==> flow/design.v <==
module ws2812b(
    input logic clk, 
    input logic rst,
    input logic serial_in, 
    input logic transmit, 
    output logic ws2812b_out, 
    output logic shift
);
    localparam IDLE = 1'b0;
    localparam TRANSMITTING = 1'b1;
    localparam T0_CYCLE_COUNT = 4'd5;
    localparam T1_CYCLE_COUNT = 4'd10;
    localparam MAX_CYCLE_COUNT = 4'd15;
    logic state;
    logic [3:0] cycle_count;
    logic bit_being_sent;
    always_ff @(posedge clk) begin
        if (rst) begin
            state <= IDLE;
            cycle_count <= 4'd0;
            bit_being_sent <= 1'b0;
        end
        else begin
        unique case (state)
            IDLE:
                if (transmit == 1'b1) begin
                    state <= TRANSMITTING;
                    cycle_count <= 4'd0;
                    bit_being_sent <= serial_in;
                end
            TRANSMITTING:
                if (transmit == 1'b0) begin
                    state <= IDLE;
                end
                else if (cycle_count == MAX_CYCLE_COUNT - 1) begin
                    cycle_count <= 4'd0;
                    bit_being_sent <= serial_in;
                end
                else begin
                    cycle_count <= cycle_count + 1;
                end
        endcase
        end
    end
    always_comb begin
        if (state == TRANSMITTING)
            if (bit_being_sent == 1'b0)
                ws2812b_out = (cycle_count < T0_CYCLE_COUNT);
            else
                ws2812b_out = (cycle_count < T1_CYCLE_COUNT);
        else
            ws2812b_out = 1'b0;
    end
    assign shift = (state == TRANSMITTING) && (cycle_count == 4'd0);
endmodule
module controller (
    input logic clk, 
    input logic rst,
    output logic load_sreg, 
    output logic transmit_pixel, 
    output logic [5:0] pixel, 
    output logic [4:0] frame
);
    localparam TRANSMIT_FRAME       = 1'b0;
    localparam IDLE                 = 1'b1;
    localparam [2:0] READ_CH_VALS   = 3'b001;
    localparam [2:0] LOAD_SREG      = 3'b010;
    localparam [2:0] TRANSMIT_PIXEL = 3'b100;
    localparam [8:0] TRANSMIT_CYCLES    = 9'd360;        
    localparam [19:0] IDLE_CYCLES       = 20'd2000;      
    logic state;
    logic next_state;
    logic [2:0] transmit_phase;
    logic [2:0] next_transmit_phase;
    logic [5:0] pixel_counter;
    logic [4:0] frame_counter;
    logic [8:0] transmit_counter;
    logic [19:0] idle_counter;
    logic transmit_pixel_done;
    logic idle_done;
    assign transmit_pixel_done = (transmit_counter == TRANSMIT_CYCLES - 1);
    assign idle_done = (idle_counter == IDLE_CYCLES - 1);
    always_ff @(posedge clk) begin
        if (rst) begin
            state <= TRANSMIT_FRAME;
            transmit_phase <= READ_CH_VALS;
        end
        else begin
            state <= next_state;
            transmit_phase <= next_transmit_phase;
        end
    end
    always_comb begin
        next_state = 1'bx;
        unique case (state)
            TRANSMIT_FRAME:
                if ((pixel_counter == 6'd63) && (transmit_pixel_done))
                    next_state = IDLE;
                else
                    next_state = TRANSMIT_FRAME;
            IDLE:
                if (idle_done)
                    next_state = TRANSMIT_FRAME;
                else
                    next_state = IDLE;
        endcase
    end
    always_comb begin
        next_transmit_phase = READ_CH_VALS;
        if (state == TRANSMIT_FRAME) begin
            case (transmit_phase)
                READ_CH_VALS:
                    next_transmit_phase = LOAD_SREG;
                LOAD_SREG:
                    next_transmit_phase = TRANSMIT_PIXEL;
                TRANSMIT_PIXEL:
                    next_transmit_phase = transmit_pixel_done ? READ_CH_VALS : TRANSMIT_PIXEL;
            endcase
        end
    end
    always_ff @(posedge clk) begin
        if (rst) begin
            pixel_counter <= 6'd0;
        end
        else if ((state == TRANSMIT_FRAME) && transmit_pixel_done) begin
            pixel_counter <= pixel_counter + 1;
        end
    end
    always_ff @(posedge clk) begin
        if (rst) begin
            frame_counter <= 5'd0;
        end
        else if (idle_done) begin
            frame_counter <= frame_counter + 1;
        end
    end
    always_ff @(posedge clk) begin
        if (rst) begin
            transmit_counter <= 9'd0;
        end
        else if (transmit_phase == TRANSMIT_PIXEL) begin
            transmit_counter <= transmit_counter + 1;
        end
        else begin
            transmit_counter <= 9'd0;
        end
    end
    always_ff @(posedge clk) begin
        if (rst) begin
            idle_counter <= 20'd0;
        end
        else if (state == IDLE) begin
            idle_counter <= idle_counter + 1;
        end
        else begin
            idle_counter <= 20'd0;
        end
    end
    assign pixel = pixel_counter;
    assign frame = frame_counter;
    assign load_sreg = (transmit_phase == LOAD_SREG);
    assign transmit_pixel = (transmit_phase == TRANSMIT_PIXEL);
endmodule
module game_of_life #(
    parameter [63:0] INIT_GRID = 64'hFFFF_FFFF_FFFF_FFFF
)(
    input  logic clk,
    input  logic rst,
    input  logic tick,          
    input  logic load,          
    input  logic load_bit,
    output logic [63:0] grid_out
);
    logic [63:0] grid;
    logic [63:0] next_grid;
    logic [63:0] north, south, east, west;
    logic [63:0] ne, nw, se, sw;
    logic [3:0] neighbors [63:0];
    integer i;
    always_comb begin
        for (i = 0; i < 64; i = i + 1) begin
            north[i] = grid[(((i / 8) + 1) % 8) * 8 + (i % 8)];
            south[i] = grid[(((i / 8) + 7) % 8) * 8 + (i % 8)];
            east[i]  = grid[(i / 8) * 8 + ((i % 8) + 1) % 8];
            west[i]  = grid[(i / 8) * 8 + ((i % 8) + 7) % 8];
            ne[i]    = grid[(((i / 8) + 1) % 8) * 8 + ((i % 8) + 1) % 8];
            nw[i]    = grid[(((i / 8) + 1) % 8) * 8 + ((i % 8) + 7) % 8];
            se[i]    = grid[(((i / 8) + 7) % 8) * 8 + ((i % 8) + 1) % 8];
            sw[i]    = grid[(((i / 8) + 7) % 8) * 8 + ((i % 8) + 7) % 8];
        end
        for (i = 0; i < 64; i = i + 1) begin
            neighbors[i] = north[i] + south[i] + east[i] + west[i] +
                           ne[i] + nw[i] + se[i] + sw[i];
        end
        for (i = 0; i < 64; i = i + 1) begin
            if (grid[i])
                next_grid[i] = (neighbors[i] == 2 || neighbors[i] == 3);
            else
                next_grid[i] = (neighbors[i] == 3);
        end
    end
    always_ff @(posedge clk) begin
        if (rst)
            grid <= INIT_GRID;
        else if (load)
            grid <= {load_bit, grid[63:1]};
        else if (tick)
            grid <= next_grid;
    end
    assign grid_out = grid;
endmodule
module top (
    input  logic clk,
    input  logic rst,
    input  logic load,
    input  logic [2:0] load_rgb,
    output logic _48b
);
    logic [5:0] pixel;
    logic load_sreg, transmit_pixel, shift;
    logic ws_out;
    logic [7:0] red_data, green_data, blue_data;
    logic [23:0] shift_reg;
    logic [23:0] div_counter;
    logic tick;
    always_ff @(posedge clk) begin
        if (rst) begin
            div_counter <= 0;
            tick <= 1'b0;
        end else if (div_counter == 24'd29_999) begin  
            div_counter <= 0;
            tick <= 1'b1;
        end else begin
            div_counter <= div_counter + 1;
            tick <= 1'b0;
        end
    end
    logic [63:0] red_grid, green_grid, blue_grid;
    localparam [63:0] RED_INIT   = 64'b11100000_00000000_00000000_00000000_00000000_00000000_00000000_00000000;  
    localparam [63:0] GREEN_INIT = 64'b00000000_00011100_00000000_00000000_00000000_00000000_00000000_00000000;  
    localparam [63:0] BLUE_INIT  = 64'b00000000_00000000_00000111_00000000_00000000_00000000_00000000_00000000;  
    game_of_life #(.INIT_GRID(RED_INIT))   u_red_gol   (.clk(clk), .rst(rst), .tick(tick), .load(load), .load_bit(load_rgb[2]), .grid_out(red_grid));
    game_of_life #(.INIT_GRID(GREEN_INIT)) u_green_gol (.clk(clk), .rst(rst), .tick(tick), .load(load), .load_bit(load_rgb[1]), .grid_out(green_grid));
    game_of_life #(.INIT_GRID(BLUE_INIT))  u_blue_gol  (.clk(clk), .rst(rst), .tick(tick), .load(load), .load_bit(load_rgb[0]), .grid_out(blue_grid));
    always_comb begin
        red_data   = {8{red_grid[pixel]}};
        green_data = {8{green_grid[pixel]}};
        blue_data  = {8{blue_grid[pixel]}};
    end
    controller u_ctrl (
        .clk(clk),
        .rst(rst),
        .load_sreg(load_sreg),
        .transmit_pixel(transmit_pixel),
        .pixel(pixel),
        .frame()
    );
    ws2812b u_ws (
        .clk(clk),
        .rst(rst),
        .serial_in(shift_reg[23]),
        .transmit(transmit_pixel),
        .ws2812b_out(ws_out),
        .shift(shift)
    );
    always_ff @(posedge clk) begin
        if (load_sreg)
            shift_reg <= {green_data, red_data, blue_data};  
        else if (shift)
            shift_reg <= {shift_reg[22:0], 1'b0};
    end
    assign _48b = ws_out;
endmodule
==> flow/run.sh <==
#!/bin/bash
# the make line also repeats each setting of config.mk as NAME=value (left out here)
make -C /OpenROAD-flow-scripts/flow DESIGN_CONFIG=/design/flow/config.mk WORK_HOME=/design/flow/orfs CLKGATE_MAP_FILE= finish
==> flow/config.mk <==
export PLATFORM = sky130hd
export DESIGN_NAME = top
export DESIGN_NICKNAME = top
export VERILOG_FILES = /design/flow/design.v
export SDC_FILE = /design/flow/constraint.sdc
export NUM_CORES = 4
export LEC_CHECK = 0
export ABC_AREA = 0
export CAP_MARGIN = 20
export CELL_PAD_IN_SITES_DETAIL_PLACEMENT = 1
export CELL_PAD_IN_SITES_GLOBAL_PLACEMENT = 3
export CORE_MARGIN = 5
export CORE_UTILIZATION = 43
export CTS_CLUSTER_SIZE = 76
export GPL_TIMING_DRIVEN = 0
export HOLD_SLACK_MARGIN = 0.18
export MAX_ROUTING_LAYER = met5
export PLACE_DENSITY = 0.5
export SETUP_SLACK_MARGIN = 1.46
export SLEW_MARGIN = 30
export TNS_END_PERCENT = 85
==> flow/constraint.sdc <==
create_clock -name core_clock -period 6.01 [get_ports {clk}]
set_input_delay 1.2020 -clock core_clock [delete_from_list [all_inputs] [get_ports {clk}]]
set_output_delay 1.2020 -clock core_clock [all_outputs]
set_load 0.01 [all_outputs]
==> results of run 1 <==
[stage by stage]
step / area, um^2
6_report: 49400
5_1_grt: 49400
4_1_cts: 49400
3_5_place_dp: 47900
3_3_place_gp: 47800
2_1_floorplan: 46000
[layer usage]
metal	up-vias	GRT usage [%]	part of all wire (%)
li1	16400	-	-
met1	18600	37.2	45
met2	641	47.7	48
met3	228	3.51	3.9
met4	2	8.61	3.7
met5	-	0	0.0096
[area by class of cell]
class	count	area share, %
multi-input combinational	3336	69.6
sequential	286	12.1
inverter	1357	10.3
tap	1403	3.56
clock buffer	67	2.65
buffer	143	1.25
clock inverter	12	0.322
timing repair buffer	7	0.172
antenna	1	0.00507
==> flow_summary.yaml, run 1 <==
# implementation run metrics
setup_path:
  worst_setup_path_end_kind: "flop"
  crit_path_cell_trace: "ha_1, inv_1, fa_1, fa_1, inv_1, fa_1, inv_1, fa_1, a211oi_1, mux2i_1, o21ai_0, a22oi_1, nor2_1"
  critPathArrivalTime_ns: 4.60
  max_stage_delay_ns: 0.95
  critPathLaunchType: "flop"
  required_ns: 6.58
  crit_end: "u_green_gol.grid[63]"
  crit_type: "flop to flop"
  worst-path-stages: 13
  crit_fanout: 11
  critical_path.most_common_cell: "fa_1"
  r2r-end: "u_green_gol.grid[63]"
  slowest_stage: "dfxtp_1"
  r2r_slack_ns: 1.97
  ff2ff_path_depth: 13
  cp_num_buf_inv: 3
  path_delay_family: "adder cells"
  r2r-start: "u_green_gol.grid[7]"
  crit_start: "u_green_gol.grid[7]"
sta:
  worst_pin_slew_ns: 1.03
  period_used_pct: 67.2
  relSlewSlack_pct: 31.0
  finalHoldWorstSlack_ns: 0.450
  drv_slew: 0
  fmax_mhz: 248
  tns_ns: 0
  finalCriticalPeriod_ns: 4.04
  report.final.hold_viol_count: 0
  rsz0062_at_grt: "false"
  setup_ws_ns: 1.97
  fin_skew_ns: 0.0477
  setup_violations: 0
placement:
  place.gp.congestion: 0.832
  dp_slack_ns: 2.01
  port_buffers: 5
  dp_hpwl_um: 121000
  dp.cells: 6532
synth:
  ys_cells: 5122
  compound_area_share_pct: 11.3
  topCellsByArea: "fa_1 33%, ha_1 16%, dfxtp_1 11%"
  synthesis.area_um2: 46000
  synth-simple-area-share_pct: 9.18
  top_cells_by_count: "1356 x inv_1, 768 x fa_1, 586 x nor2_1"
  synth.avg_cell_area_um2: 8.99
  yosysWarningCount: 9
  ff_type: "dfxtp_1"
  xor_share_pct: 0.894
  mux_area_share_pct: 4.09
  synth_cells: 5122
  ys_area_um2: 46000
  ys.flops: 286
  synth_cell_types: 60
  top_area_share_pct: 33.4
  topCombFamilyByArea: "adder cells"
  ys_sh_adder_pct: 49.2
  synth_seq_share_pct: 13.0
  postSynth.asyncResetShare_pct: 0
  fp_nets: 6476
  top_cell: "inv_1"
  netlist.top_cell.by_area: "fa_1"
  synth-edff-count: 24
detailed_routing:
  drc: 0
  finalWirelength_um: 156000
  vias_per_cell: 5.42
  drtAntennaViolNets: 0
  vias: 35800
  first_pass_iters: 5
  wl_per_cell_um: 23.6
  initialDrtViolationCount: 1842
global_route:
  grt-ovfl-total: 0
  grt_usage_pct: 27.9
  grt_pass1_wl_um: 237000
  grt_max_degree: 25
  grt_pass1_vias: 38400
  antenna_found_initial: 4
clock_tree:
  cts_resized: 0
  clockBufferDepth: 3
  tritoncts: "yes"
  clockRootBuffer: "clkbuf_16"
  cts_inserted_buffers: 45
  post_cts_buffers: 0
  clk_pin_slew_ns: 0.06
  h-tree-depth: 2
  cts_hold_buf: 0
  clock-sinks: 286
  clkLatencyLatePin_ns: 0.68
floorplanning:
  num_io_pins: 7
  fp-row-count: 120
  initCoreUtil_pct: 43.1
  coreArea_um2: 107000
  die.size.y_um: 337
  die_w_um: 337
  chipArea_um2: 114000
layout:
  stdcell_count: 6612
  logic_area_um2: 34400
  area_growth_pct: 7.27
  seq_area_um2: 5970
  fin_util_pct: 46.2
  n_fill_cell: 12500
  nets: 6530
flow_run:
  max_cap_violations: 0
  tool_warnings: 28
worst_hold_path:
  worstHoldPathType: "flop to flop"
  whs_path_depth: 1
  min_delay_worst_endpoint: "u_ctrl.transmit_phase[2]"
  worstHoldStart: "u_ctrl.transmit_phase[0]"
run_status:
  outcome: "finished clean"
==> inputs of run 2 (changes only) <==
ABC_AREA = unset   (was 0)
CELL_PAD_IN_SITES_DETAIL_PLACEMENT = unset   (was 1)
CELL_PAD_IN_SITES_GLOBAL_PLACEMENT = unset   (was 3)
CORE_MARGIN = 2   (was 5)
CORE_UTILIZATION = 72   (was 43)
CTS_CLUSTER_SIZE = 60   (was 76)
GPL_TIMING_DRIVEN = unset   (was 0)
HOLD_SLACK_MARGIN = unset   (was 0.18)
MAX_ROUTING_LAYER = unset   (was met5)
PLACE_DENSITY = 0.36   (was 0.5)
SETUP_SLACK_MARGIN = 1.07   (was 1.46)
SLEW_MARGIN = 20   (was 30)
TNS_END_PERCENT = unset   (was 85)
clock period = 3.64 ns   (was 6.01 ns; I/O delays follow)
==> run 2 against run 1 <==
Compared with the run above: cell count decreased by 2.4%; synthesized area unchanged; critical path depth unchanged; synthesized cell count is the same; utilization grew 43 points; critical path type unchanged; highest routed layer unchanged.
==> flow_summary.yaml, run 2 <==
# implementation run metrics
floorplanning:
  die_w_um: 257
  initCoreUtil_pct: 73.0
  die.size.y_um: 257
  chipArea_um2: 66000
  coreArea_um2: 63100
  fp-row-count: 92
  num_io_pins: 7
placement:
  dp.cells: 5869
  dp_slack_ns: 0.402
  place_area_um2: 48400
  place.gp.congestion: 0.896
  dp_hpwl_um: 89000
  port_buffers: 6
clock_tree:
  clockBufferDepth: 3
  tritoncts: "yes"
  cts_hold_buf: 0
  clkLatencyLatePin_ns: 0.63
  h-tree-depth: 2
  clockRootBuffer: "clkbuf_16"
  cts_inserted_buffers: 40
  clock-sinks: 286
  clk_pin_slew_ns: 0.06
detailed_routing:
  vias: 40700
  initialDrtViolationCount: 4826
  first_pass_iters: 7
  drtAntennaViolNets: 0
  finalWirelength_um: 151000
  wl_per_cell_um: 23.4
  drc: 0
  vias_per_cell: 6.30
synth:
  synth_cell_types: 60
  compound_area_share_pct: 11.3
  synth_cells: 5122
  fp_nets: 6476
  yosysWarningCount: 9
  ys_cells: 5122
  ys_sh_adder_pct: 49.2
  top_cells_by_count: "1356 x inv_1, 768 x fa_1, 586 x nor2_1"
  ff_type: "dfxtp_1"
  top_cell: "inv_1"
  synth-edff-count: 24
  netlist.top_cell.by_area: "fa_1"
  ys_area_um2: 46000
  synthesis.area_um2: 46000
  ys.flops: 286
  top_area_share_pct: 33.4
  mux_area_share_pct: 4.09
  topCombFamilyByArea: "adder cells"
  synth.avg_cell_area_um2: 8.99
  postSynth.asyncResetShare_pct: 0
  topCellsByArea: "fa_1 33%, ha_1 16%, dfxtp_1 11%"
  synth_seq_share_pct: 13.0
  xor_share_pct: 0.894
  synth-simple-area-share_pct: 9.18
setup_path:
  crit_fanout: 5
  r2r_slack_ns: 0.20
  crit_start: "u_red_gol.grid[8]"
  cp_num_buf_inv: 4
  max_stage_delay_ns: 0.53
  r2r-end: "u_red_gol.grid[1]"
  worst-path-stages: 13
  r2r-start: "u_red_gol.grid[8]"
  ff2ff_path_depth: 13
  required_ns: 4.18
  crit_end: "u_red_gol.grid[1]"
  critPathLaunchType: "flop"
  path_delay_family: "adder cells"
  slowest_stage: "fa_1"
  crit_type: "flop to flop"
  crit_path_cell_trace: "clkinvlp_4, buf_12, fa_1, fa_1, inv_1, fa_2, inv_2, fa_2, a211oi_2, mux2i_1, o21ai_1, a22oi_1, nor2_1"
  critPathArrivalTime_ns: 3.98
  worst_setup_path_end_kind: "flop"
layout:
  stdcell_count: 6451
  fin_util_pct: 88.9
  n_fill_cell: 2898
  logic_area_um2: 36800
  area_growth_pct: 21.9
  seq_area_um2: 6690
  final_cell_area_um2: 56100
  nets: 6926
global_route:
  antenna_found_initial: 2
  grt_max_degree: 136
  grt_usage_pct: 42.7
  grt_pass1_wl_um: 218000
  grt-ovfl-total: 0
  grt_pass1_vias: 40900
worst_hold_path:
  min_delay_worst_endpoint: "u_red_gol.grid[55]"
  whs_path_depth: 2
  worstHoldPathType: "input port to flop"
  worstHoldStart: "rst"
flow_run:
  tool_warnings: 40
  max_cap_violations: 0
sta:
  setup_violations: 0
  worst_pin_slew_ns: 0.926
  tns_ns: 0
  rsz0062_at_grt: "true"
  report.final.hold_viol_count: 0
  period_used_pct: 94.5
  relSlewSlack_pct: 37.7
  drv_slew: 0
  setup_ws_ns: 0.202
  fin_skew_ns: 0.0203
  finalCriticalPeriod_ns: 3.44
  fmax_mhz: 291
run_status:
  outcome: "finished clean"
## run 2: metal layers
layer	vias to the layer above	track usage (%)	wire, um
met3	1005	8.58	17900
met4	2	24.1	12500
met2	2790	69.6	68800
li1	17200	-	-
met5	-	0	12
met1	19600	53.5	51700
## run 2: repair_timing
action	in CTS	in global routing
cloned	0	1
buffers inserted	376	130
setup endpoints to repair	217	214
gates resized	419	245
pin swaps	197	308
## run 2: final cells by class
class                           instances  share of cell area (%)
Clock buffer                           62                    2.16
Antenna cell                            2                 0.00892
Clock inverter                         11                   0.203
Timing Repair Buffer                  551                    8.56
Multi-Input combinational cell       3336                    65.6
Sequential cell                       286                    11.9
Inverter                             1357                    9.67
Tap cell                              846                    1.89
## run 2: through the flow
step                hold WS, ns
finish                    0.411
detailed placement        0.417
floorplan                 0.406
CTS                       0.404
global placement          0.409
global route              0.412
==> inputs of run 3 (changes only) <==
ABC_AREA = 1   (was unset)
CAP_MARGIN = 0   (was 20)
CTS_CLUSTER_SIZE = unset   (was 60)
PLACE_DENSITY = unset   (was 0.36)
SETUP_SLACK_MARGIN = -0.38   (was 1.07)
clock period = 6.1 ns   (was 3.64 ns; I/O delays follow)
==> run 3 against run 2 <==
Compared with the run above: still clean on timing, DRC and antenna; utilization down 13 points; cell area down 14%; die area up 1.2%; non-clock buffer count fell by 527; sequential cell count stayed put; critical path depth unchanged; synthesized area rose by 1.2%; hold slack gained 0.0038 ns; critical path type unchanged; highest routed layer is now met4.
==> flow_summary.yaml, run 3 <==
# implementation run metrics
worst_hold_path:
  worstHoldPathType: "flop to flop"
  whs_path_depth: 2
  min_delay_worst_endpoint: "u_ctrl.transmit_phase[2]"
  worstHoldStart: "u_ctrl.transmit_phase[0]"
clock_tree:
  h-tree-depth: 2
  tritoncts: "yes"
  cts_hold_buf: 0
  clk_pin_slew_ns: 0.06
  clock-sinks: 286
  clockBufferDepth: 3
  cts_inserted_buffers: 40
  post_cts_buffers: 0
  cts_resized: 0
  clkLatencyLatePin_ns: 0.60
  clockRootBuffer: "clkbuf_16"
placement:
  dp.cells: 6403
  port_buffers: 6
  dp_hpwl_um: 89500
  place.gp.congestion: 0.910
detailed_routing:
  vias_per_cell: 5.81
  initialDrtViolationCount: 2648
  first_pass_iters: 6
  finalWirelength_um: 121000
  insertedDiodeCount: 0
  wl_per_cell_um: 18.7
  drc: 0
  vias: 37600
  drtAntennaViolNets: 0
sta:
  fin_skew_ns: 0.0175
  setup_violations: 0
  worst_pin_slew_ns: 1.13
  report.final.hold_viol_count: 0
  drv_slew: 0
  period_used_pct: 60.7
  finalCriticalPeriod_ns: 3.70
  finalHoldWorstSlack_ns: 0.415
  relSlewSlack_pct: 24.6
  rsz0062_at_grt: "false"
  tns_ns: 0
  fmax_mhz: 270
synth:
  ys_sh_adder_pct: 48.6
  netlist.top_cell.by_area: "fa_1"
  topCombFamilyByArea: "adder cells"
  synthesis.area_um2: 46600
  top_cell: "inv_1"
  synth-simple-area-share_pct: 12.1
  postSynth.asyncResetShare_pct: 0
  mux_area_share_pct: 0
  ff_type: "dfxtp_1"
  ys_area_um2: 46600
  synth_seq_share_pct: 12.8
  topCellsByArea: "fa_1 33%, ha_1 16%, inv_1 12%"
  compound_area_share_pct: 12.2
  synth-edff-count: 24
  synth_cells: 5674
  top_cells_by_count: "1538 x inv_1, 984 x nand2_1, 768 x fa_1"
  yosysWarningCount: 9
  ys.flops: 286
  ys_cells: 5674
  synth.avg_cell_area_um2: 8.21
  xor_share_pct: 0.320
  synth_cell_types: 45
  fp_nets: 7028
  top_area_share_pct: 33.0
global_route:
  grt_pass1_wl_um: 198000
  grt_usage_pct: 37.6
  antenna_found_initial: 0
  grt-ovfl-total: 0
  grt_max_degree: 134
  grt_pass1_vias: 38400
setup_path:
  worst_setup_path_end_kind: "flop"
  critPathLaunchType: "flop"
  crit_path_cell_trace: "ha_1, inv_1, fa_1, fa_1, inv_1, fa_1, inv_1, fa_1, a21oi_1, o21ai_0, nand2_1, a21oi_1, a211oi_1"
  worst-path-stages: 13
  crit_end: "u_red_gol.grid[35]"
  ff2ff_path_depth: 13
  r2r-start: "u_red_gol.grid[27]"
  r2r_slack_ns: 2.40
  crit_start: "u_red_gol.grid[27]"
  cp_num_buf_inv: 3
  r2r-end: "u_red_gol.grid[35]"
  path_delay_family: "adder cells"
  critical_path.most_common_cell: "fa_1"
  crit_fanout: 6
  critPathArrivalTime_ns: 4.20
  required_ns: 6.60
  slowest_stage: "dfxtp_1"
  crit_type: "flop to flop"
  max_stage_delay_ns: 0.58
floorplanning:
  chipArea_um2: 66800
  die.size.y_um: 258
  num_io_pins: 7
  coreArea_um2: 64200
  die_w_um: 258
  initCoreUtil_pct: 72.5
  fp-row-count: 93
layout:
  stdcell_count: 6470
  fin_util_pct: 75.5
  area_growth_pct: 4.09
  nets: 6944
flow_run:
  max_cap_violations: 0
  tool_warnings: 30
run_status:
  outcome: "finished clean"
run 3: routing by layer:
layer,up-vias,wire length [um],part of all wire [%],GRT usage [%]
met5,-,0,0,0
met2,1467,56900,47,62.6
met1,18300,49000,41,49.3
li1,17500,-,-,-
met3,318,9860,8.2,6.35
met4,0,4990,4.1,14.7
run 3: per-stage QoR:
step	instance area (um^2)	worst slack [ns]
after global routing	48500	2.22
after detailed placement	47200	2.44
final	48500	2.40
after CTS	48500	2.38
after floorplan	46600	2.49
after global placement	47200	2.55
run 3: cell type report:
type | count | area (um^2)
clock buffer | 55 | 1130
sequential | 286 | 5970
fill | 5042 | 15700
multi-input combinational | 3695 | 34100
tap | 855 | 1070
timing repair buffer | 24 | 190
inverter | 1543 | 5810
clock inverter | 12 | 184
==> inputs of run 4 (changes only) <==
ABC_AREA = 0   (was 1)
CAP_MARGIN = 20   (was 0)
CELL_PAD_IN_SITES_DETAIL_PLACEMENT = 0   (was unset)
CORE_UTILIZATION = 40   (was 72)
GPL_ROUTABILITY_DRIVEN = 0   (was unset)
GPL_TIMING_DRIVEN = 1   (was unset)
HOLD_SLACK_MARGIN = -0.09   (was unset)
MAX_ROUTING_LAYER = met4   (was unset)
SETUP_SLACK_MARGIN = 0.87   (was -0.38)
TNS_END_PERCENT = 25   (was unset)
clock period = 10.0 ns   (was 6.1 ns; I/O delays follow)
==> run 4 against run 3 <==
Compared with the run above: via count fell by 8.6%; utilization down 33 points; count of clock-buffer cells in the layout decreased by 2; register-to-register slack improved by 3.9 ns; hold slack better by 0.0021 ns.
==> flow_summary.yaml, run 4 <==
# implementation run metrics
layout:
  n_fill_cell: 11300
  area_growth_pct: 6.53
  stdcell_count: 6602
  nets: 6412
  final_cell_area_um2: 49000
worst_hold_path:
  min_delay_worst_endpoint: "u_ctrl.transmit_phase[2]"
  whs_path_depth: 1
  worstHoldPathType: "flop to flop"
  worstHoldStart: "u_ctrl.transmit_phase[0]"
floorplanning:
  coreArea_um2: 114000
  die.size.y_um: 343
  initCoreUtil_pct: 40.3
  fp-row-count: 124
  chipArea_um2: 118000
  num_io_pins: 7
  die_w_um: 343
setup_path:
  worst-path-stages: 5
  slowest_stage: "clkdlybuf4s50_1"
  critPathLaunchType: "flop"
  cp_num_buf_inv: 1
  r2r_slack_ns: 6.26
  r2r-end: "u_blue_gol.grid[53]"
  crit_fanout: 6
  critPathArrivalTime_ns: 2.11
  path_delay_family: "buffers and inverters"
  crit_start: "u_ws.cycle_count[0]"
  ff2ff_path_depth: 12
  required_ns: 8.00
  r2r-start: "u_blue_gol.grid[44]"
  crit_end: "_48b"
  worst_setup_path_end_kind: "output pin"
  crit_type: "flop to output pin"
  max_stage_delay_ns: 0.62
  crit_path_cell_trace: "nor2_1, a21oi_1, o22ai_1, and2_1, clkdlybuf4s50_1"
sta:
  finalCriticalPeriod_ns: 4.11
  fmax_mhz: 244
  setup_violations: 0
  tns_ns: 0
  relSlewSlack_pct: 29.6
  drv_slew: 0
  fin_skew_ns: 0.0363
  period_used_pct: 41.1
  worst_pin_slew_ns: 1.06
  rsz0062_at_grt: "false"
  finalHoldWorstSlack_ns: 0.417
  report.final.hold_viol_count: 0
synth:
  mux_area_share_pct: 4.09
  xor_share_pct: 0.894
  synth_cells: 5122
  synthesis.area_um2: 46000
  top_cell: "inv_1"
  ys.flops: 286
  synth.avg_cell_area_um2: 8.99
  synth-edff-count: 24
  fp_nets: 6476
  ys_sh_adder_pct: 49.2
  ys_area_um2: 46000
  top_area_share_pct: 33.4
  top_cells_by_count: "1356 x inv_1, 768 x fa_1, 586 x nor2_1"
  synth_cell_types: 60
  netlist.top_cell.by_area: "fa_1"
  ys_cells: 5122
  ff_type: "dfxtp_1"
  yosysWarningCount: 9
  topCombFamilyByArea: "adder cells"
  compound_area_share_pct: 11.3
  topCellsByArea: "fa_1 33%, ha_1 16%, dfxtp_1 11%"
  synth-simple-area-share_pct: 9.18
  synth_seq_share_pct: 13.0
  postSynth.asyncResetShare_pct: 0
clock_tree:
  cts_inserted_buffers: 42
  clockRootBuffer: "clkbuf_16"
  cts_hold_buf: 0
  tritoncts: "yes"
  clkLatencyLatePin_ns: 0.61
  clock-sinks: 286
  h-tree-depth: 2
  clockBufferDepth: 3
  clk_pin_slew_ns: 0.06
  post_cts_buffers: 0
  cts_resized: 0
global_route:
  grt-ovfl-total: 0
  grt_pass1_wl_um: 194000
  antenna_found_initial: 3
  grt_usage_pct: 21.7
  grt_max_degree: 177
  grt_pass1_vias: 35200
flow_run:
  max_cap_violations: 0
  tool_warnings: 30
detailed_routing:
  drc: 0
  first_pass_iters: 5
  finalWirelength_um: 120000
  vias_per_cell: 5.21
  wl_per_cell_um: 18.1
  initialDrtViolationCount: 2174
  vias: 34400
  drtAntennaViolNets: 0
placement:
  place_area_um2: 47600
  dp_hpwl_um: 89600
  port_buffers: 6
  dp.cells: 6526
run_status:
  outcome: "finished clean"
==> run 4: metal layers <==
layer	routed length, um	track usage [%]	up-vias
met4	3380	6.39	0
met1	53000	28.4	17300
met5	0	-	-
li1	-	-	16100
met3	6190	2.67	179
met2	57200	35.4	772
==> run 4: cell type report <==
type | instances | area (um^2) | share of cell area [%]
multi-input combinational | 3336 | 34400 | 70.1
sequential | 286 | 5980 | 12.2
clock inverter | 21 | 264 | 0.538
clock buffer | 53 | 1120 | 2.29
timing repair buffer | 35 | 313 | 0.638
inverter | 1357 | 5090 | 10.4
tap | 1512 | 1890 | 3.86
antenna | 2 | 5.00 | 0.0102
==> run 4: per-stage QoR <==
step,setup slack (ns),util [%]
finish,5.89,42.9
global route,5.77,42.9
CTS,5.83,42.9
detailed placement,5.44,41.7
global placement,5.50,41.7
floorplan,6.79,-
==> inputs of run 5 (changes only) <==
ABC_AREA = 1   (was 0)
CAP_MARGIN = 30   (was 20)
CELL_PAD_IN_SITES_DETAIL_PLACEMENT = unset   (was 0)
CORE_UTILIZATION = 72   (was 40)
CTS_CLUSTER_SIZE = 14   (was unset)
GPL_ROUTABILITY_DRIVEN = unset   (was 0)
GPL_TIMING_DRIVEN = unset   (was 1)
MAX_ROUTING_LAYER = unset   (was met4)
PLACE_DENSITY_LB_ADDON = 0.23   (was unset)
SETUP_SLACK_MARGIN = -0.38   (was 0.87)
SLEW_MARGIN = 0   (was 20)
TNS_END_PERCENT = unset   (was 25)
clock period = 6.4 ns   (was 10.0 ns; I/O delays follow)
==> run 5 against run 4 <==
Compared with the run above: clock skew barely moved; first-iteration DRC count rose by 43%; sequential cell count did not move; routed wire length fell by 0.40%; count of clock-buffer cells in the layout rose by 5; synthesized area rose by 1.2%; critical endpoint is now u_red_gol.grid[14]; highest routed layer unchanged.
==> flow_summary.yaml, run 5 <==
# implementation run metrics
synth:
  synth-edff-count: 24
  top_cell: "inv_1"
  synth_cells: 5674
  synth.avg_cell_area_um2: 8.21
  topCombFamilyByArea: "adder cells"
  xor_share_pct: 0.320
  ys.flops: 286
  synth_cell_types: 45
  topCellsByArea: "fa_1 33%, ha_1 16%, inv_1 12%"
  top_area_share_pct: 33.0
  mux_area_share_pct: 0
  compound_area_share_pct: 12.2
  ys_area_um2: 46600
  yosysWarningCount: 9
  fp_nets: 7028
  ys_cells: 5674
  ff_type: "dfxtp_1"
  synth_seq_share_pct: 12.8
  synth-simple-area-share_pct: 12.1
  top_cells_by_count: "1538 x inv_1, 984 x nand2_1, 768 x fa_1"
  synthesis.area_um2: 46600
  netlist.top_cell.by_area: "fa_1"
  ys_sh_adder_pct: 48.6
  postSynth.asyncResetShare_pct: 0
clock_tree:
  cts_hold_buf: 0
  clockBufferDepth: 3
  h-tree-depth: 2
  cts_inserted_buffers: 39
  tritoncts: "yes"
  post_cts_buffers: 0
  clkLatencyLatePin_ns: 0.61
  cts_resized: 0
  clockRootBuffer: "clkbuf_16"
  clk_pin_slew_ns: 0.06
  clock-sinks: 286
placement:
  dp_slack_ns: 2.72
  port_buffers: 6
  dp_hpwl_um: 87900
  place.gp.congestion: 0.898
setup_path:
  cp_num_buf_inv: 3
  crit_end: "u_red_gol.grid[14]"
  required_ns: 6.88
  r2r_slack_ns: 2.70
  ff2ff_path_depth: 13
  crit_type: "flop to flop"
  r2r-start: "u_red_gol.grid[6]"
  crit_path_cell_trace: "ha_1, inv_1, fa_1, fa_1, inv_1, fa_1, inv_1, fa_1, a21oi_1, o21ai_0, nand2_1, a21oi_1, a211oi_1"
  critical_path.most_common_cell: "fa_1"
  critPathLaunchType: "flop"
  r2r-end: "u_red_gol.grid[14]"
  crit_start: "u_red_gol.grid[6]"
  worst_setup_path_end_kind: "flop"
  worst-path-stages: 13
  slowest_stage: "dfxtp_1"
  max_stage_delay_ns: 0.77
  crit_fanout: 10
  critPathArrivalTime_ns: 4.18
  path_delay_family: "adder cells"
detailed_routing:
  insertedDiodeCount: 0
  first_pass_iters: 7
  wl_per_cell_um: 18.4
  vias: 38000
  vias_per_cell: 5.88
  initialDrtViolationCount: 3115
  finalWirelength_um: 119000
  drtAntennaViolNets: 0
  drc: 0
global_route:
  antenna_found_initial: 0
  grt_pass1_vias: 39700
  grt-ovfl-total: 0
  grt_pass1_wl_um: 197000
  grt_usage_pct: 37.1
  grt_max_degree: 195
sta:
  period_used_pct: 57.8
  setup_violations: 0
  finalCriticalPeriod_ns: 3.70
  report.final.hold_viol_count: 0
  drv_slew: 0
  worst_pin_slew_ns: 1.10
  relSlewSlack_pct: 26.5
  fin_skew_ns: 0.0367
  tns_ns: 0
  rsz0062_at_grt: "false"
  setup_ws_ns: 2.70
  fmax_mhz: 270
flow_run:
  max_cap_violations: 0
  tool_warnings: 30
worst_hold_path:
  worstHoldPathType: "flop to flop"
  min_delay_worst_endpoint: "u_ctrl.transmit_phase[2]"
  whs_path_depth: 2
  worstHoldStart: "u_ctrl.transmit_phase[0]"
floorplanning:
  coreArea_um2: 64200
  chipArea_um2: 66800
  die_w_um: 258
  num_io_pins: 7
  die.size.y_um: 258
  initCoreUtil_pct: 72.5
  fp-row-count: 93
layout:
  nets: 6939
  area_growth_pct: 4.01
run_status:
  outcome: "finished clean"
## run 5: layout make-up
cell class	count	area, um^2
clock buffer	58	1130
clock inverter	11	171
fill	4666	15800
inverter	1543	5810
multi-input combinational	3695	34100
sequential	286	5970
tap	855	1070
timing repair buffer	20	173
## run 5: per-stage QoR
step	instance area (um^2)	hold slack, ns	util, %	instances
3_3_place_gp	47200	0.406	73.4	6399
5_1_grt	48500	0.439	75.4	6468
3_5_place_dp	47200	0.406	73.4	6399
4_1_cts	48500	0.418	75.4	6468
6_report	48500	0.422	75.4	6468
2_1_floorplan	46600	0.394	-	5674
## run 5: metal layers
layer / up-vias / track usage [%] / part of all wire [%]
met2: 1731 / 62.4 / 48
met3: 447 / 6.17 / 9.1
li1: 17500 / - / -
met4: 0 / 17.3 / 4.9
met1: 18400 / 47.2 / 38
met5: - / 0 / 0
==> inputs of run 6 (changes only) <==
ABC_AREA = unset   (was 1)
CAP_MARGIN = 0   (was 30)
CORE_UTILIZATION = 70   (was 72)
CTS_CLUSTER_DIAMETER = 91   (was unset)
CTS_CLUSTER_SIZE = unset   (was 14)
HOLD_SLACK_MARGIN = unset   (was -0.09)
PLACE_DENSITY = 0.37   (was unset)
PLACE_DENSITY_LB_ADDON = unset   (was 0.23)
SETUP_SLACK_MARGIN = unset   (was -0.38)
SLEW_MARGIN = 20   (was 0)
clock period = 3.1 ns   (was 6.4 ns; I/O delays follow)
==> run 6 against run 5 <==
Compared with the run above: the layout now fails its checks (setup timing); utilization is 9.4 points higher; register-to-register slack worse by 2.9 ns; routed wire length is 14% higher; hold slack worse by 0.054 ns; synthesized area is 1.2% lower; first-iteration DRC count is 10% higher; die area is 1.6% higher; synthesized cell count is 9.7% lower; critical endpoint is now u_red_gol.grid[56].
==> flow_summary.yaml, run 6 <==
# implementation run metrics
global_route:
  grt_pass1_vias: 39600
  grt-ovfl-total: 0
  grt_usage_pct: 38.6
  antenna_found_initial: 0
  grt_max_degree: 133
  grt_pass1_wl_um: 203000
synth:
  ys_area_um2: 46000
  top_cell: "inv_1"
  synth-simple-area-share_pct: 9.18
  netlist.top_cell.by_area: "fa_1"
  topCellsByArea: "fa_1 33%, ha_1 16%, dfxtp_1 11%"
  synth.avg_cell_area_um2: 8.99
  synth-edff-count: 24
  topCombFamilyByArea: "adder cells"
  mux_area_share_pct: 4.09
  synthesis.area_um2: 46000
  synth_cell_types: 60
  top_area_share_pct: 33.4
  ff_type: "dfxtp_1"
  ys_cells: 5122
  yosysWarningCount: 9
  postSynth.asyncResetShare_pct: 0
  synth_seq_share_pct: 13.0
  xor_share_pct: 0.894
  ys_sh_adder_pct: 49.2
  top_cells_by_count: "1356 x inv_1, 768 x fa_1, 586 x nor2_1"
  fp_nets: 6476
  synth_cells: 5122
  ys.flops: 286
  compound_area_share_pct: 11.3
sta:
  fmax_mhz: 306
  setup_violations: 50
  tns_ns: -2.96
  period_used_pct: 105
  relSlewSlack_pct: 36.1
  setup_ws_ns: -0.165
  finalCriticalPeriod_ns: 3.27
  worst_pin_slew_ns: 0.959
  rsz0062_at_grt: "true"
  report.final.hold_viol_count: 0
  fin_skew_ns: 0.0400
  drv_slew: 0
detailed_routing:
  first_pass_iters: 6
  initialDrtViolationCount: 3439
  insertedDiodeCount: 0
  vias: 39000
  finalWirelength_um: 136000
  drc: 0
  wl_per_cell_um: 20.9
  drtAntennaViolNets: 0
  vias_per_cell: 5.98
floorplanning:
  initCoreUtil_pct: 70.4
  chipArea_um2: 67800
  fp-row-count: 94
  num_io_pins: 7
  die.size.y_um: 260
  die_w_um: 260
  coreArea_um2: 65400
setup_path:
  cp_num_buf_inv: 4
  worst-path-stages: 14
  crit_fanout: 5
  max_stage_delay_ns: 0.53
  crit_end: "u_red_gol.grid[56]"
  r2r_slack_ns: -0.17
  required_ns: 3.56
  r2r-end: "u_red_gol.grid[56]"
  worst_setup_path_end_kind: "flop"
  crit_type: "flop to flop"
  r2r-start: "u_red_gol.grid[48]"
  slowest_stage: "fa_1"
  ff2ff_path_depth: 14
  crit_path_cell_trace: "buf_4, ha_1, inv_1, fa_1, fa_1, inv_2, fa_2, inv_1, fa_2, a211oi_2, mux2i_1, o21ai_1, a22oi_1, nor2_1"
  crit_start: "u_red_gol.grid[48]"
  path_delay_family: "adder cells"
  critPathLaunchType: "flop"
  critPathArrivalTime_ns: 3.73
placement:
  dp_hpwl_um: 99200
  dp.cells: 6346
  port_buffers: 6
  place.gp.congestion: 0.956
worst_hold_path:
  worstHoldStart: "rst"
  min_delay_worst_endpoint: "u_blue_gol.grid[36]"
  worstHoldPathType: "input port to flop"
  whs_path_depth: 2
clock_tree:
  clkLatencyLatePin_ns: 0.61
  clk_pin_slew_ns: 0.06
  clockRootBuffer: "clkbuf_16"
  clockBufferDepth: 3
  tritoncts: "yes"
  cts_hold_buf: 0
  h-tree-depth: 2
  clock-sinks: 286
  cts_inserted_buffers: 41
layout:
  seq_area_um2: 6550
  area_growth_pct: 20.5
  logic_area_um2: 36400
  nets: 6975
  stdcell_count: 6517
  n_fill_cell: 3720
run_status:
  outcome: "finished with violations"
  so.violations: "setup timing"
flow_run:
  tool_warnings: 32
  max_cap_violations: 0
[run 6: final cells by class]
cell class	count	area share, %
inverters	1357	9.29
well taps	864	1.95
clock buffers	65	2.19
clock inverters	10	0.199
flip-flops and latches	286	11.8
multi-input cells	3336	65.7
repair buffers	599	8.89
[run 6: metal layers]
| layer | GRT usage, % | routed length, um | vias to the layer above |
|---|---|---|---|
| met5 | 0 | 0 | - |
| met4 | 20.2 | 8950 | 0 |
| met3 | 6.06 | 10800 | 567 |
| met2 | 64.9 | 65900 | 1851 |
| met1 | 48.4 | 50500 | 19300 |
| li1 | - | - | 17300 |
[run 6: through the flow]
step           instance area [um^2]  hold slack (ns)  util [%]  setup slack [ns]
5_1_grt                       55400            0.383      84.8            -0.298
6_report                      55400            0.368      84.8            -0.165
3_3_place_gp                  50600            0.426      77.3            -0.123
2_1_floorplan                 46000            0.406         -           0.00352
3_5_place_dp                  50600            0.414      77.3            -0.215
4_1_cts                       52600            0.347      80.5           -0.0687
[run 6: what timing repair did]
item	CTS	global route
buffers inserted	20	76
pin swaps	15	297
endpoints found under the setup margin	185	192
resized	301	878
==> inputs of run 7 (changes only) <==
CAP_MARGIN = 20   (was 0)
CORE_UTILIZATION = 72   (was 70)
CTS_CLUSTER_DIAMETER = 242   (was 91)
PLACE_DENSITY = unset   (was 0.37)
SETUP_SLACK_MARGIN = -0.12   (was unset)
clock period = 2.87 ns   (was 3.1 ns; I/O delays follow)
==> run 7 against run 6 <==
Compared with the run above: the layout still fails its checks (setup timing); critical endpoint is now u_red_gol.grid[16]; count of clock-buffer cells in the layout down 6; sequential share of layout area shrank 0.19 points; synthesized cell count unchanged; largest cell class unchanged; sequential cell count did not move.
==> flow_summary.yaml, run 7 <==
# implementation run metrics
layout:
  area_growth_pct: 23.3
  n_fill_cell: 2756
  logic_area_um2: 36900
  seq_area_um2: 6590
  stdcell_count: 6579
  nets: 7051
  fin_util_pct: 89.9
sta:
  worst_pin_slew_ns: 0.830
  period_used_pct: 119
  report.final.hold_viol_count: 0
  setup_violations: 216
  fmax_mhz: 294
  setup_ws_ns: -0.533
  tns_ns: -50.33
  drv_slew: 0
  fin_skew_ns: 0.0417
  finalCriticalPeriod_ns: 3.40
  rsz0062_at_grt: "true"
  relSlewSlack_pct: 44.7
synth:
  ys_area_um2: 46000
  synth.avg_cell_area_um2: 8.99
  ys.flops: 286
  top_cells_by_count: "1356 x inv_1, 768 x fa_1, 586 x nor2_1"
  compound_area_share_pct: 11.3
  top_area_share_pct: 33.4
  postSynth.asyncResetShare_pct: 0
  synth_cells: 5122
  netlist.top_cell.by_area: "fa_1"
  xor_share_pct: 0.894
  ys_sh_adder_pct: 49.2
  mux_area_share_pct: 4.09
  synth-edff-count: 24
  synth_seq_share_pct: 13.0
  topCombFamilyByArea: "adder cells"
  synth-simple-area-share_pct: 9.18
  ff_type: "dfxtp_1"
  synth_cell_types: 60
  topCellsByArea: "fa_1 33%, ha_1 16%, dfxtp_1 11%"
  yosysWarningCount: 9
  synthesis.area_um2: 46000
  ys_cells: 5122
  fp_nets: 6476
  top_cell: "inv_1"
flow_run:
  tool_warnings: 31
  max_cap_violations: 0
global_route:
  antenna_found_initial: 3
  grt_max_degree: 77
  grt_usage_pct: 43.2
  grt_pass1_vias: 43200
  grt-ovfl-total: 0
  grt_pass1_wl_um: 222000
clock_tree:
  cts_inserted_buffers: 41
  h-tree-depth: 2
  clk_pin_slew_ns: 0.07
  clock-sinks: 286
  cts_hold_buf: 0
  clockBufferDepth: 3
  clkLatencyLatePin_ns: 0.63
  clockRootBuffer: "clkbuf_16"
  tritoncts: "yes"
setup_path:
  worst_setup_path_end_kind: "flop"
  critPathArrivalTime_ns: 3.90
  r2r_slack_ns: -0.53
  crit_path_cell_trace: "buf_6, ha_4, inv_2, fa_1, fa_1, inv_2, fa_2, inv_2, fa_2, nor2b_1, a31oi_1, o21ai_1, a22oi_2, nor2_1"
  crit_fanout: 3
  crit_end: "u_red_gol.grid[16]"
  cp_num_buf_inv: 4
  crit_start: "u_red_gol.grid[8]"
  ff2ff_path_depth: 14
  critPathLaunchType: "flop"
  r2r-end: "u_red_gol.grid[16]"
  worst-path-stages: 14
  r2r-start: "u_red_gol.grid[8]"
  slowest_stage: "fa_1"
  crit_type: "flop to flop"
  critical_path.most_common_cell: "inv_2"
  required_ns: 3.36
  path_delay_family: "adder cells"
  max_stage_delay_ns: 0.49
detailed_routing:
  first_pass_iters: 10
  drc: 0
  drtAntennaViolNets: 0
  vias_per_cell: 6.37
  finalWirelength_um: 156000
  vias: 41900
  initialDrtViolationCount: 4550
  wl_per_cell_um: 23.7
placement:
  dp_slack_ns: -0.485
  dp_hpwl_um: 102000
  dp.cells: 6369
  place.gp.congestion: 0.964
  port_buffers: 6
run_status:
  outcome: "finished with violations"
  so.violations: "setup timing"
worst_hold_path:
  min_delay_worst_endpoint: "u_red_gol.grid[59]"
  worstHoldStart: "rst"
  worstHoldPathType: "input port to flop"
  whs_path_depth: 2
floorplanning:
  die.size.y_um: 257
  chipArea_um2: 66000
  initCoreUtil_pct: 73.0
  num_io_pins: 7
  fp-row-count: 92
  coreArea_um2: 63100
  die_w_um: 257
## run 7: layout make-up
cell class                 count  share of cell area (%)
antenna                        3                  0.0132
tap                          846                    1.87
inverter                    1357                    9.09
timing repair buffer         675                    10.0
multi-input combinational   3336                    65.0
clock buffer                  59                    2.02
sequential                   286                    11.6
clock inverter                17                   0.388
## run 7: metrics by stage
stage | cell area [um^2] | hold slack, ns
after CTS | 54800 | 0.418
after global routing | 56700 | 0.450
after global placement | 51000 | 0.426
after floorplan | 46100 | 0.406
after detailed placement | 51000 | 0.428
final | 56700 | 0.431
## run 7: metal layers
| metal | global-route usage [%] | part of all wire [%] |
|---|---|---|
| met5 | 0.146 | 0.022 |
| met4 | 27.0 | 9.3 |
| met3 | 9.61 | 12 |
| met2 | 70.6 | 46 |
| met1 | 52.1 | 33 |
## run 7: repair_timing
item | in CTS | in global routing
buffers inserted | 69 | 65
resized | 809 | 493
pin swaps | 157 | 350
gates cloned | 0 | 0
endpoints found under the setup margin | 191 | 208
==> inputs of run 8 (changes only) <==
ABC_AREA = 0   (was unset)
CORE_UTILIZATION = 54   (was 72)
CTS_CLUSTER_DIAMETER = 20   (was 242)
CTS_CLUSTER_SIZE = 50   (was unset)
GPL_ROUTABILITY_DRIVEN = 0   (was unset)
SETUP_SLACK_MARGIN = unset   (was -0.12)
clock period = 3.08 ns   (was 2.87 ns; I/O delays follow)
==> run 8 against run 7 <==
Compared with the run above: still fails the layout checks on setup timing; non-clock buffer count fell by 66; routed wire length fell by 15%; global-route usage fell by 12 points; count of clock-buffer cells in the layout rose by 182; clock skew fell by 0.021 ns; largest cell class unchanged; highest routed layer unchanged.
==> flow_summary.yaml, run 8 <==
# implementation run metrics
run_status:
  outcome: "finished with violations"
  so.violations: "setup timing"
synth:
  ys.flops: 286
  synth-simple-area-share_pct: 9.18
  mux_area_share_pct: 4.09
  topCombFamilyByArea: "adder cells"
  ys_cells: 5122
  topCellsByArea: "fa_1 33%, ha_1 16%, dfxtp_1 11%"
  ys_area_um2: 46000
  synth_cells: 5122
  top_cell: "inv_1"
  synth_seq_share_pct: 13.0
  ys_sh_adder_pct: 49.2
  top_cells_by_count: "1356 x inv_1, 768 x fa_1, 586 x nor2_1"
  yosysWarningCount: 9
  ff_type: "dfxtp_1"
  top_area_share_pct: 33.4
  synthesis.area_um2: 46000
  postSynth.asyncResetShare_pct: 0
  compound_area_share_pct: 11.3
  xor_share_pct: 0.894
  synth-edff-count: 24
  netlist.top_cell.by_area: "fa_1"
  synth_cell_types: 60
  fp_nets: 6476
  synth.avg_cell_area_um2: 8.99
clock_tree:
  tritoncts: "yes"
  clock-sinks: 286
  cts_inserted_buffers: 162
  cts_hold_buf: 0
  h-tree-depth: 4
  clk_pin_slew_ns: 0.03
  clockRootBuffer: "clkbuf_16"
  clkLatencyLatePin_ns: 0.74
  clockBufferDepth: 3
sta:
  fin_skew_ns: 0.0206
  setup_ws_ns: -0.207
  worst_pin_slew_ns: 0.785
  finalCriticalPeriod_ns: 3.29
  finalHoldWorstSlack_ns: 0.296
  setup_violations: 33
  fmax_mhz: 304
  drv_slew: 0
  report.final.hold_viol_count: 0
  relSlewSlack_pct: 47.7
  rsz0062_at_grt: "true"
  period_used_pct: 107
flow_run:
  max_cap_violations: 0
  tool_warnings: 31
detailed_routing:
  insertedDiodeCount: 0
  vias_per_cell: 5.37
  initialDrtViolationCount: 2169
  wl_per_cell_um: 19.0
  drtAntennaViolNets: 0
  drc: 0
  finalWirelength_um: 133000
  vias: 37600
  first_pass_iters: 6
setup_path:
  required_ns: 3.67
  r2r-end: "u_blue_gol.grid[49]"
  critPathLaunchType: "flop"
  max_stage_delay_ns: 0.57
  crit_fanout: 3
  worst-path-stages: 14
  crit_type: "flop to flop"
  worst_setup_path_end_kind: "flop"
  crit_path_cell_trace: "buf_6, ha_4, inv_2, fa_1, fa_1, inv_2, fa_2, inv_2, fa_2, nor2_1, a31oi_1, o21ai_1, a22oi_1, nor2_1"
  critPathArrivalTime_ns: 3.87
  r2r-start: "u_blue_gol.grid[41]"
  slowest_stage: "fa_1"
  crit_end: "u_blue_gol.grid[49]"
  critical_path.most_common_cell: "inv_2"
  r2r_slack_ns: -0.21
  ff2ff_path_depth: 14
  cp_num_buf_inv: 4
  path_delay_family: "adder cells"
  crit_start: "u_blue_gol.grid[41]"
placement:
  place_area_um2: 51300
  port_buffers: 6
  dp_hpwl_um: 102000
layout:
  fin_util_pct: 70.2
  n_fill_cell: 6510
  final_cell_area_um2: 59500
  area_growth_pct: 29.2
  nets: 7106
global_route:
  antenna_found_initial: 1
  grt_pass1_vias: 38500
  grt_usage_pct: 31.0
  grt_max_degree: 138
  grt_pass1_wl_um: 209000
  grt-ovfl-total: 0
floorplanning:
  chipArea_um2: 87600
  die.size.y_um: 296
  initCoreUtil_pct: 54.3
  coreArea_um2: 84700
  fp-row-count: 107
  num_io_pins: 7
  die_w_um: 296
worst_hold_path:
  worstHoldStart: "rst"
  min_delay_worst_endpoint: "u_green_gol.grid[48]"
  whs_path_depth: 2
  worstHoldPathType: "input port to flop"
## run 8: layer usage
| layer | global-route usage, % | vias to the layer above | wire [um] |
|---|---|---|---|
| met5 | 0 | - | 12 |
| met4 | 11.0 | 2 | 4510 |
| met3 | 5.04 | 283 | 7690 |
| met2 | 51.8 | 1022 | 63700 |
| met1 | 40.8 | 18700 | 57200 |
| li1 | - | 17600 | - |
## run 8: final cells by class
type	count	area [um^2]	area share [%]
Clock inverter	30	631	1.06
Multi-Input combinational cell	3336	36000	60.6
Tap cell	1144	1430	2.41
Inverter	1357	5150	8.65
Timing Repair Buffer	609	4980	8.37
Sequential cell	286	6500	10.9
Clock buffer	241	4750	7.99
## run 8: through the flow
| step | setup TNS (ns) | cells | setup WS (ns) |
|---|---|---|---|
| floorplan | -0.0165 | 5122 | -0.0165 |
| global placement | -9.29 | 6675 | -0.225 |
| detailed placement | -16.94 | 6675 | -0.246 |
| CTS | -0.741 | 6953 | -0.113 |
| global route | -18.87 | 7003 | -0.301 |
| finish | -1.77 | 7003 | -0.207 |
## run 8: repair_timing
item	4_1_cts	5_1_grt
gates resized	294	729
endpoints found under the setup margin	188	192
gates cloned	0	0
pin swaps	28	272
buffers inserted	7	52
==> inputs of run 9 (changes only) <==
ABC_AREA = 1   (was 0)
CELL_PAD_IN_SITES_DETAIL_PLACEMENT = 0   (was unset)
CELL_PAD_IN_SITES_GLOBAL_PLACEMENT = 0   (was unset)
CORE_MARGIN = 5   (was 2)
CORE_UTILIZATION = 66   (was 54)
CTS_CLUSTER_DIAMETER = 31   (was 20)
CTS_CLUSTER_SIZE = 57   (was 50)
GPL_ROUTABILITY_DRIVEN = unset   (was 0)
MAX_ROUTING_LAYER = met5   (was unset)
MIN_ROUTING_LAYER = met1   (was unset)
clock period = 4.44 ns   (was 3.08 ns; I/O delays follow)
==> run 9 against run 8 <==
Compared with the run above: the run now finishes clean; cell area is 14% lower; synthesized area is 1.2% higher; sequential cell count stayed put; register-to-register slack better by 1.1 ns; cell count is 4.2% lower; first-iteration DRC count is 17% higher; sequential share of layout area is 0.77 points higher; critical endpoint is now u_red_gol.grid[12]; highest routed layer is now met4.
==> flow_summary.yaml, run 9 <==
# implementation run metrics
run_status:
  outcome: "finished clean"
setup_path:
  crit_start: "u_red_gol.grid[4]"
  slowest_stage: "dfxtp_1"
  crit_path_cell_trace: "ha_1, inv_1, fa_1, fa_1, inv_1, fa_1, inv_1, fa_1, a21oi_1, o21ai_0, nand2_1, a21oi_1, a211oi_1"
  critical_path.most_common_cell: "fa_1"
  r2r-end: "u_red_gol.grid[12]"
  r2r_slack_ns: 0.86
  critPathArrivalTime_ns: 4.12
  cp_num_buf_inv: 3
  r2r-start: "u_red_gol.grid[4]"
  crit_type: "flop to flop"
  worst_setup_path_end_kind: "flop"
  ff2ff_path_depth: 13
  path_delay_family: "adder cells"
  max_stage_delay_ns: 0.66
  required_ns: 4.98
  worst-path-stages: 13
  crit_fanout: 8
  critPathLaunchType: "flop"
  crit_end: "u_red_gol.grid[12]"
sta:
  period_used_pct: 80.6
  report.final.hold_viol_count: 0
  setup_violations: 0
  fin_skew_ns: 0.0472
  finalCriticalPeriod_ns: 3.58
  rsz0062_at_grt: "false"
  finalHoldWorstSlack_ns: 0.407
  tns_ns: 0
  fmax_mhz: 280
  worst_pin_slew_ns: 0.970
  drv_slew: 0
  relSlewSlack_pct: 35.3
floorplanning:
  initCoreUtil_pct: 66.5
  die.size.y_um: 276
  chipArea_um2: 76000
  die_w_um: 276
  fp-row-count: 97
  num_io_pins: 7
  coreArea_um2: 70000
synth:
  compound_area_share_pct: 12.2
  fp_nets: 7028
  ff_type: "dfxtp_1"
  top_cell: "inv_1"
  top_cells_by_count: "1538 x inv_1, 984 x nand2_1, 768 x fa_1"
  synth_cell_types: 45
  synth-edff-count: 24
  synth_seq_share_pct: 12.8
  synth_cells: 5674
  topCellsByArea: "fa_1 33%, ha_1 16%, inv_1 12%"
  synth-simple-area-share_pct: 12.1
  yosysWarningCount: 9
  synthesis.area_um2: 46600
  top_area_share_pct: 33.0
  synth.avg_cell_area_um2: 8.21
  ys_cells: 5674
  postSynth.asyncResetShare_pct: 0
  topCombFamilyByArea: "adder cells"
  xor_share_pct: 0.320
  netlist.top_cell.by_area: "fa_1"
  ys_area_um2: 46600
  ys_sh_adder_pct: 48.6
  ys.flops: 286
  mux_area_share_pct: 0
detailed_routing:
  insertedDiodeCount: 0
  finalWirelength_um: 125000
  initialDrtViolationCount: 2534
  wl_per_cell_um: 18.6
  drc: 0
  vias_per_cell: 5.61
  first_pass_iters: 5
  vias: 37600
  drtAntennaViolNets: 0
clock_tree:
  cts_hold_buf: 0
  cts_resized: 0
  post_cts_buffers: 0
  clockRootBuffer: "clkbuf_16"
  clockBufferDepth: 3
  clock-sinks: 286
  h-tree-depth: 3
  cts_inserted_buffers: 100
  clkLatencyLatePin_ns: 0.66
  clk_pin_slew_ns: 0.05
  tritoncts: "yes"
global_route:
  grt_pass1_wl_um: 203000
  grt_usage_pct: 33.9
  antenna_found_initial: 1
  grt_max_degree: 131
  grt-ovfl-total: 0
  grt_pass1_vias: 38400
worst_hold_path:
  whs_path_depth: 2
  worstHoldStart: "u_ctrl.transmit_phase[0]"
  worstHoldPathType: "flop to flop"
  min_delay_worst_endpoint: "u_ctrl.transmit_phase[2]"
placement:
  dp_hpwl_um: 91600
  port_buffers: 6
  place.gp.congestion: 0.879
layout:
  n_fill_cell: 5693
  area_growth_pct: 9.54
  nets: 7039
  fin_util_pct: 72.9
flow_run:
  max_cap_violations: 0
  tool_warnings: 34
run 9: per-layer routing:
metal	GRT usage, %	vias up	part of all wire, %
li1	-	17700	-
met1	44.7	18300	41
met2	56.7	1320	48
met3	5.35	329	7.0
met4	12.8	0	4.3
met5	0	-	0
run 9: cell type report:
| class | count | area (um^2) | area share (%) |
|---|---|---|---|
| timing repair buffer | 59 | 515 | 1.01 |
| clock buffer | 141 | 2920 | 5.72 |
| multi-input combinational | 3695 | 34100 | 66.9 |
| sequential | 286 | 5970 | 11.7 |
| inverter | 1543 | 5810 | 11.4 |
| clock inverter | 45 | 507 | 0.993 |
| tap | 940 | 1180 | 2.30 |
run 9: per-stage QoR:
step           instances  instance area [um^2]  setup slack, ns
5_1_grt             6709                 51000            0.592
3_3_place_gp        6523                 47600            0.869
6_report            6709                 51000            0.863
4_1_cts             6709                 51000            0.866
3_5_place_dp        6523                 47600            0.886
2_1_floorplan       5674                 46600            0.833
